==> inputs of job 7753 <==
// ALU
module ALU (
    input  logic clk,
    input  logic rst_n,
    input  logic [5:0] alu_op,
    input  logic word,
    input  logic [15:0] a,
    input  logic [15:0] b,
    input  logic cf_in,
    input  logic [4:0] shift_cnt,
    output logic [15:0] result
);
make LEC_CHECK=0 ABC_AREA=1 CAP_MARGIN=20 CELL_PAD_IN_SITES_GLOBAL_PLACEMENT=2 CORE_ASPECT_RATIO=0.79 CORE_MARGIN=2 CORE_UTILIZATION=36 CTS_CLUSTER_SIZE=23 GPL_ROUTABILITY_DRIVEN=0 GPL_TIMING_DRIVEN=1 HOLD_SLACK_MARGIN=0.28 MAX_ROUTING_LAYER=met5 PLACE_DENSITY_LB_ADDON=0.01 SLEW_MARGIN=20 TNS_END_PERCENT=85 finish   # period 50.7 ns
run.sh (not shown) runs the stock make flow with config.mk's settings and CLKGATE_MAP_FILE=.
==> inputs of job 4715, as changes to job 7753 <==
- ABC_AREA: 1 -> default
- CELL_PAD_IN_SITES_GLOBAL_PLACEMENT: 2 -> default
- CORE_ASPECT_RATIO: 0.79 -> 1.96
- CORE_UTILIZATION: 36 -> 60
- CTS_CLUSTER_SIZE: 23 -> default
- GPL_ROUTABILITY_DRIVEN: 0 -> default
- GPL_TIMING_DRIVEN: 1 -> default
- HOLD_SLACK_MARGIN: 0.28 -> default
- MAX_ROUTING_LAYER: met5 -> default
- PLACE_DENSITY_LB_ADDON: 0.01 -> default
- TNS_END_PERCENT: 85 -> default
==> flow/constraint.sdc (replaced) <==
create_clock -name core_clock -period 100.0 [get_ports {clk}]
set_input_delay 20.0000 -clock core_clock [delete_from_list [all_inputs] [get_ports {clk}]]
set_output_delay 20.0000 -clock core_clock [all_outputs]
set_load 0.01 [all_outputs]
==> results <==
metric                                                                job 4715                  job 7753
Result of the run                                               finished clean            finished clean
Largest driver fanout on the critical path                                  22                        17
Count of distinct cell types in the synthesized netlist                     95                        70
Logic depth of the worst path, buffers included                            112                       177
Top cell type by instance count after synthesis          sky130_fd_sc_hd__ha_1  sky130_fd_sc_hd__nand2_1
Yosys Chip Area                                                     15,850 µm²                16,040 µm²
Total global-route track usage                                          46.49%                    27.93%
Non-clock inverter total of the final layout                               181                       454
Diode count                                                                  4                         0
Routed wire length per instance                                       26.01 µm                  20.38 µm
Signal arrival time at the worst endpoint                            52,710 ps                 39,770 ps
Max transition margin                                                   14.17%                    28.38%
Wire length of the first global-routing pass                         99,220 µm                 96,820 µm


==> inputs of 10-09 <==
==> flow/design.v <==
`timescale 1ns/1ns
module ALU (
    input  logic clk,
    input  logic rst_n,
    input  logic [5:0] alu_op,
    input  logic word,
    input  logic [15:0] a,
    input  logic [15:0] b,
    input  logic cf_in,
    input  logic [4:0] shift_cnt,
    output logic [15:0] result
);
    logic [15:0] a_in, b_in;
    parameter ADD = 6'b000000;
    parameter SUB = 6'b000001;
    parameter CMP = 6'b000010;
    parameter INC = 6'b000011;
    parameter DEC = 6'b000100;
    parameter NEG = 6'b000101;
    parameter AND = 6'b000110;
    parameter OR = 6'b000111;
    parameter XOR = 6'b001000;
    parameter NOT = 6'b001001;
    parameter TEST = 6'b001010;
    parameter SHL = 6'b001011;
    parameter SHR = 6'b001100;
    parameter SAR = 6'b001101;
    parameter ROL = 6'b001110;
    parameter ROR = 6'b001111;
    parameter RCL = 6'b010000;
    parameter RCR = 6'b010001;
    parameter MUL = 6'b010010;
    parameter IMUL = 6'b010011;
    parameter DIV = 6'b010100;
    parameter IDIV = 6'b010101;
    always @(posedge clk or negedge rst_n) begin
        if (!rst_n) begin
            a_in <= 0;
            b_in <= 0;
        end else begin
            case(alu_op)
                ADD: begin
                    result <= a + b;
                end
                SUB: begin
                    result <= a - b;
                end
                CMP: begin
                    result <= a - b;
                end
                INC: begin
                    result <= a + 1;
                end
                DEC: begin
                    result <= a - 1;
                end
                NEG: begin
                    result <= 0 - a;
                end
                AND: begin
                    result <= a & b;
                end
                OR: begin
                    result <= a | b;
                end
                XOR: begin
                    result <= a ^ b;
                end
                NOT: begin
                    result <= ~a;
                end
                TEST: begin
                    result <= a & b;
                end
                SHL: begin
                    result <= a << shift_cnt;
                end
                SHR: begin
                    result <= a >> shift_cnt;
                end
                SAR: begin
                    result <= a >>> shift_cnt;
                end
                ROL: begin
                    result <= {a[15:0], a[15:0]};
                end
                ROR: begin
                    result <= {a[0], a[15:1]};
                end
                RCL: begin
                    result <= {a[15:0], cf_in};
                end
                RCR: begin
                    result <= {cf_in, a[15:0]};
                end
                MUL: begin
                    result <= a * b;    
                end
                IMUL: begin
                    result <= a * b;    
                end
                DIV: begin
                    result <= (b == 16'd0) ? 16'hFFFF : a / b;
                end
                IDIV: begin
                    result <= (b == 16'd0) ? 16'hFFFF : a / b;
                end
            endcase
        end
    end
endmodule
==> flow/run.sh <==
#!/bin/bash
# the make line also repeats each setting of config.mk as NAME=value (left out here)
make -C /OpenROAD-flow-scripts/flow DESIGN_CONFIG=/design/flow/config.mk WORK_HOME=/design/flow/orfs CLKGATE_MAP_FILE= finish
==> flow/config.mk <==
export PLATFORM = sky130hd
export DESIGN_NAME = ALU
export DESIGN_NICKNAME = ALU
export VERILOG_FILES = /design/flow/design.v
export SDC_FILE = /design/flow/constraint.sdc
export NUM_CORES = 4
export LEC_CHECK = 0
export CAP_MARGIN = 5
export CORE_MARGIN = 2
export CORE_UTILIZATION = 72
export CTS_CLUSTER_SIZE = 36
export HOLD_SLACK_MARGIN = 0.29
export PLACE_DENSITY_LB_ADDON = 0.2
export SLEW_MARGIN = 25
export TNS_END_PERCENT = 5
==> flow/constraint.sdc <==
create_clock -name core_clock -period 85.3 [get_ports {clk}]
set_input_delay 17.0600 -clock core_clock [delete_from_list [all_inputs] [get_ports {clk}]]
set_output_delay 17.0600 -clock core_clock [all_outputs]
set_load 0.01 [all_outputs]
==> 05-26 (differences from 10-09) <==
- CAP_MARGIN: 5 -> 20
- CELL_PAD_IN_SITES_DETAIL_PLACEMENT: not set -> 1
- CELL_PAD_IN_SITES_GLOBAL_PLACEMENT: not set -> 3
- CORE_UTILIZATION: 72 -> 40
- CTS_CLUSTER_SIZE: 36 -> not set
- HOLD_SLACK_MARGIN: 0.29 -> not set
- PLACE_DENSITY_LB_ADDON: 0.2 -> not set
- SLEW_MARGIN: 25 -> 20
- TNS_END_PERCENT: 5 -> not set
==> flow/constraint.sdc (replaced) <==
create_clock -name core_clock -period 100.0 [get_ports {clk}]
set_input_delay 20.0000 -clock core_clock [delete_from_list [all_inputs] [get_ports {clk}]]
set_output_delay 20.0000 -clock core_clock [all_outputs]
set_load 0.01 [all_outputs]
==> run notes <==
* **die outline width** 203 microns
* **nets** 2,536
* **total number of vias** 17.0k
* **final period utilization** 53.1%
* **total number of warnings across the stage logs** 50
* **router iterations before antenna repair** 5
* **outcome** no timing/DRC/antenna violations
* **final standard cell area without fillers** 17,200 sq um
* **Clock buf/inv share** 0.436%
* **Synth-to-Final Area Change** 8.65%
* **area of placed instances** 17,100 sq um
* **buffer share of cell area** 6.25%
* **Min Clock Period, post-route** 53.06 ns
* **vias in the first global route** 17.3k
[end of results for 05-26]
==> run notes <==
* **count of mapped cells out of synthesis** 2,158
* **Min Clock Period, post-route** 49.56 ns
* **total number of vias** 17.7k
* **nets** 2,517
* **final standard cell area without fillers** 16,800 sq um
* **worst setup slack before clock tree synthesis** 36.50 ns
* **library cell occupying the most area in the post-synthesis netlist** ha_1
* **count of input and output buffers** 61
* **buffer share of cell area** 5.57%
* **Multi-In Gates** 1,845
* **area of placed instances** 16,700 sq um
* **die outline width** 152 microns
* **total number of warnings across the stage logs** 48
* **Clock buf/inv share** 0.471%
* **outcome** no timing/DRC/antenna violations
* **final period utilization** 58.1%
* **router iterations before antenna repair** 8
* **type of element launching the critical path** input port
[end of results for 10-09]
